// calc_mvd_cost
module calc_mvd_cost (
    input                       ap_clk,
    input                       ap_rst,
    input                       ap_start,
    input                       ap_ce,
    output logic                ap_done,
    output logic                ap_ready,
    output logic                ap_idle,
    input        [31:0]         x,
    input        [31:0]         y,
    input        [31:0]         mv_shift,
    input        [15:0]         mv_cand_0,
    input        [15:0]         mv_cand_1,
    input        [15:0]         mv_cand_2,
    input        [15:0]         mv_cand_3,
    output logic [63:0]         bitcost,
    output logic                bitcost_ap_vld,
    input        [63:0]         lambda_sqrt_integer_int64,
    input        [63:0]         lambda_sqrt_decimal_int64,
    output logic [63:0]         mvd_cost_int64,
    output logic                mvd_cost_int64_ap_vld
);
Size in the first run: ~460 flip-flops, about 430 I/O pins, roughly 51000 um^2 of cells after synthesis.
export LEC_CHECK = 0
export CAP_MARGIN = 20
export CORE_ASPECT_RATIO = 0.99
export CORE_MARGIN = 2
export CORE_UTILIZATION = 72
export CTS_CLUSTER_DIAMETER = 141
export CTS_CLUSTER_SIZE = 36
export GPL_ROUTABILITY_DRIVEN = 0
export GPL_TIMING_DRIVEN = 1
export HOLD_SLACK_MARGIN = -0.1
export SETUP_SLACK_MARGIN = 1.56
export SLEW_MARGIN = 15
export TNS_END_PERCENT = 5
create_clock -name core_clock -period 5.29 [get_ports {ap_clk}]
run.sh (not shown) runs the stock make flow with config.mk's settings and CLKGATE_MAP_FILE=.
The starting point did not get past 5_1_grt.
Next try:
CORE_ASPECT_RATIO = unset   (was 0.99)
CORE_UTILIZATION = 58   (was 72)
CTS_CLUSTER_DIAMETER = unset   (was 141)
CTS_CLUSTER_SIZE = unset   (was 36)
GPL_ROUTABILITY_DRIVEN = unset   (was 0)
GPL_TIMING_DRIVEN = unset   (was 1)
HOLD_SLACK_MARGIN = unset   (was -0.1)
SETUP_SLACK_MARGIN = unset   (was 1.56)
SLEW_MARGIN = 20   (was 15)
TNS_END_PERCENT = unset   (was 5)
clock period = 4.52 ns   (was 5.29 ns; I/O delays follow)
What happened: The new run finished but fails on setup timing; die area grows by 24%; synthesized cell count stays the same; area after synthesis stays the same.


The RTL this note starts from:
==> flow/design.v <==
module calc_mvd_cost (
    input                       ap_clk,
    input                       ap_rst,
    input                       ap_start,
    input                       ap_ce,
    output logic                ap_done,
    output logic                ap_ready,
    output logic                ap_idle,
    input        [31:0]         x,
    input        [31:0]         y,
    input        [31:0]         mv_shift,
    input        [15:0]         mv_cand_0,
    input        [15:0]         mv_cand_1,
    input        [15:0]         mv_cand_2,
    input        [15:0]         mv_cand_3,
    output logic [63:0]         bitcost,
    output logic                bitcost_ap_vld,
    input        [63:0]         lambda_sqrt_integer_int64,
    input        [63:0]         lambda_sqrt_decimal_int64,
    output logic [63:0]         mvd_cost_int64,
    output logic                mvd_cost_int64_ap_vld
);
    localparam LAMBDA_DECIMAL_SHIFT_BITS = 14;
    localparam CTX_FRAC_BITS = 15;
    logic [31:0] x_shifted, y_shifted;
    logic [63:0] lambda_sqrt_integer_reg, lambda_sqrt_decimal_reg;
    logic [63:0] lambda_sqrt_integer_s2, lambda_sqrt_decimal_s2;
    logic [63:0] lambda_sqrt_integer_s3, lambda_sqrt_decimal_s3;
    logic [15:0] mv_cand_reg[4];
    logic [3:0] pipeline_valid;
    logic same_cand;
    logic [63:0] cand1_cost, cand2_cost;
    logic [63:0] selected_cost;
    logic [63:0] bitcost_s3;
    logic [63:0] cost_mult_lambda_int;
    logic [63:0] cost_mult_lambda_dec;
    logic ap_idle_r;
    logic ap_done_r;
    always_ff @(posedge ap_clk or posedge ap_rst) begin
        if (ap_rst) begin
            ap_idle_r <= 1'b1;
            ap_done_r <= 1'b0;
            x_shifted <= 32'b0;
            y_shifted <= 32'b0;
            lambda_sqrt_integer_reg <= 64'b0;
            lambda_sqrt_decimal_reg <= 64'b0;
            mv_cand_reg[0] <= 16'b0;
            mv_cand_reg[1] <= 16'b0;
            mv_cand_reg[2] <= 16'b0;
            mv_cand_reg[3] <= 16'b0;
            pipeline_valid[0] <= 1'b0;
            same_cand <= 1'b0;
            cand1_cost <= 64'b0;
            cand2_cost <= 64'b0;
            lambda_sqrt_integer_s2 <= 64'b0;
            lambda_sqrt_decimal_s2 <= 64'b0;
            pipeline_valid[1] <= 1'b0;
            selected_cost <= 0;
            lambda_sqrt_integer_s3 <= 64'b0;
            lambda_sqrt_decimal_s3 <= 64'b0;
            pipeline_valid[2] <= 1'b0;
            bitcost_s3 <= 64'b0;
            cost_mult_lambda_int <= 64'b0;
            cost_mult_lambda_dec <= 64'b0;
            pipeline_valid[3] <= 1'b0;
            bitcost <= 64'b0;
            bitcost_ap_vld <= 1'b0;
            mvd_cost_int64 <= 64'b0;
            mvd_cost_int64_ap_vld <= 1'b0;
        end
        else if (ap_ce) begin
            ap_idle_r <= ap_idle;
            ap_done_r <= ap_done;
            if (ap_start) begin
                x_shifted <= x << mv_shift;
                y_shifted <= y << mv_shift;
                lambda_sqrt_integer_reg <= lambda_sqrt_integer_int64;
                lambda_sqrt_decimal_reg <= lambda_sqrt_decimal_int64;
                mv_cand_reg[0] <= mv_cand_0;
                mv_cand_reg[1] <= mv_cand_1;
                mv_cand_reg[2] <= mv_cand_2;
                mv_cand_reg[3] <= mv_cand_3;
                pipeline_valid[0] <= 1'b1;
            end
            else begin
                pipeline_valid[0] <= 1'b0;
            end
            pipeline_valid[1] <= pipeline_valid[0];
            lambda_sqrt_integer_s2 <= lambda_sqrt_integer_reg;
            lambda_sqrt_decimal_s2 <= lambda_sqrt_decimal_reg;
                same_cand <= (mv_cand_reg[0] == mv_cand_reg[2]) && (mv_cand_reg[1] == mv_cand_reg[3]);
                cand1_cost <= get_mvd_coding_cost(
                    $signed(x_shifted) - $signed(mv_cand_reg[0]),
                    $signed(y_shifted) - $signed(mv_cand_reg[1])
                );
                cand2_cost <= get_mvd_coding_cost(
                    $signed(x_shifted) - $signed(mv_cand_reg[2]),
                    $signed(y_shifted) - $signed(mv_cand_reg[3])
                );
            pipeline_valid[2] <= pipeline_valid[1];
            lambda_sqrt_integer_s3 <= lambda_sqrt_integer_s2;
            lambda_sqrt_decimal_s3 <= lambda_sqrt_decimal_s2;
                if (same_cand) begin
                    selected_cost <= cand1_cost;
                end
                else begin
                    selected_cost <= (cand2_cost < cand1_cost) ? cand2_cost : cand1_cost;
                end
            pipeline_valid[3] <= pipeline_valid[2];
                bitcost_s3 <= selected_cost;
                cost_mult_lambda_int <= selected_cost * lambda_sqrt_integer_s3;
                cost_mult_lambda_dec <= selected_cost * lambda_sqrt_decimal_s3;
            bitcost_ap_vld <= pipeline_valid[3];
            mvd_cost_int64_ap_vld <= pipeline_valid[3];
                bitcost <= bitcost_s3;
                mvd_cost_int64 <= cost_mult_lambda_int + (cost_mult_lambda_dec >> LAMBDA_DECIMAL_SHIFT_BITS);
        end
    end
    assign ap_ready = 1'b1;
    assign ap_done  = mvd_cost_int64_ap_vld;
    always_comb begin
        ap_idle = ap_idle_r;
        if (ap_start && ap_ce) begin
            ap_idle = 0;
        end
        else if (ap_done_r && ap_ce) begin
            ap_idle = 1;
        end
    end
    function automatic logic [63:0] get_mvd_coding_cost(input logic signed [31:0] mvd_hor, input logic signed [31:0] mvd_ver);
        logic [63:0] bitcost_temp;
        logic [63:0] x_abs, y_abs;
        logic [63:0] Q;
        logic [63:0] a, b;
        bitcost_temp = 64'd4 << CTX_FRAC_BITS;
        x_abs = (mvd_hor < 0) ? -mvd_hor : mvd_hor;
        y_abs = (mvd_ver < 0) ? -mvd_ver : mvd_ver;
        Q = 64'd1 << CTX_FRAC_BITS;
        bitcost_temp += (x_abs == 1) ? Q : 64'b0;
        bitcost_temp += (y_abs == 1) ? Q : 64'b0;
        a = get_ep_ex_golomb_bitcost_withpow(x_abs);
        b = get_ep_ex_golomb_bitcost_withpow(y_abs);
        get_mvd_coding_cost = ((a + b + bitcost_temp) >> CTX_FRAC_BITS) << 34;
    endfunction
    function automatic logic [63:0] get_ep_ex_golomb_bitcost_withpow(input logic [63:0] symbol);
        if (symbol >= 32768)
            get_ep_ex_golomb_bitcost_withpow = 64'd983040;
        else if (symbol >= 16384)
            get_ep_ex_golomb_bitcost_withpow = 64'd917504;
        else if (symbol >= 8192)
            get_ep_ex_golomb_bitcost_withpow = 64'd851968;
        else if (symbol >= 4096)
            get_ep_ex_golomb_bitcost_withpow = 64'd786432;
        else if (symbol >= 2048)
            get_ep_ex_golomb_bitcost_withpow = 64'd720896;
        else if (symbol >= 1024)
            get_ep_ex_golomb_bitcost_withpow = 64'd655360;
        else if (symbol >= 512)
            get_ep_ex_golomb_bitcost_withpow = 64'd589824;
        else if (symbol >= 256)
            get_ep_ex_golomb_bitcost_withpow = 64'd524288;
        else if (symbol >= 128)
            get_ep_ex_golomb_bitcost_withpow = 64'd458752;
        else if (symbol >= 64)
            get_ep_ex_golomb_bitcost_withpow = 64'd393216;
        else if (symbol >= 32)
            get_ep_ex_golomb_bitcost_withpow = 64'd327680;
        else if (symbol >= 16)
            get_ep_ex_golomb_bitcost_withpow = 64'd262144;
        else if (symbol >= 8)
            get_ep_ex_golomb_bitcost_withpow = 64'd196608;
        else if (symbol >= 4)
            get_ep_ex_golomb_bitcost_withpow = 64'd131072;
        else if (symbol >= 2)
            get_ep_ex_golomb_bitcost_withpow = 64'd65536;
        else
            get_ep_ex_golomb_bitcost_withpow = 64'd0;
    endfunction
endmodule
Settings: LEC_CHECK=0, CAP_MARGIN=20, CORE_ASPECT_RATIO=0.5, CORE_MARGIN=2, CORE_UTILIZATION=72, CTS_CLUSTER_DIAMETER=205, CTS_CLUSTER_SIZE=95, PLACE_DENSITY=0.4, SETUP_SLACK_MARGIN=1.35, SLEW_MARGIN=20, TNS_END_PERCENT=5; clock period 6.28 ns.
The first run ended with an error in 5_1_grt, error GRT-0116.
==> next run, changes <==
Settings changed: CORE_ASPECT_RATIO 0.5 to unset, CORE_UTILIZATION 72 to 65, CTS_CLUSTER_DIAMETER 205 to unset, CTS_CLUSTER_SIZE 95 to unset, PLACE_DENSITY 0.4 to unset, SETUP_SLACK_MARGIN 1.35 to unset, TNS_END_PERCENT 5 to unset.
Clock period 6.28 ns to 6.97 ns, I/O delays scaled along.
=>
- This time the run finished but fails on negative setup slack
- die area rose by 10%
- synthesized cell count does not change
- area after synthesis does not change
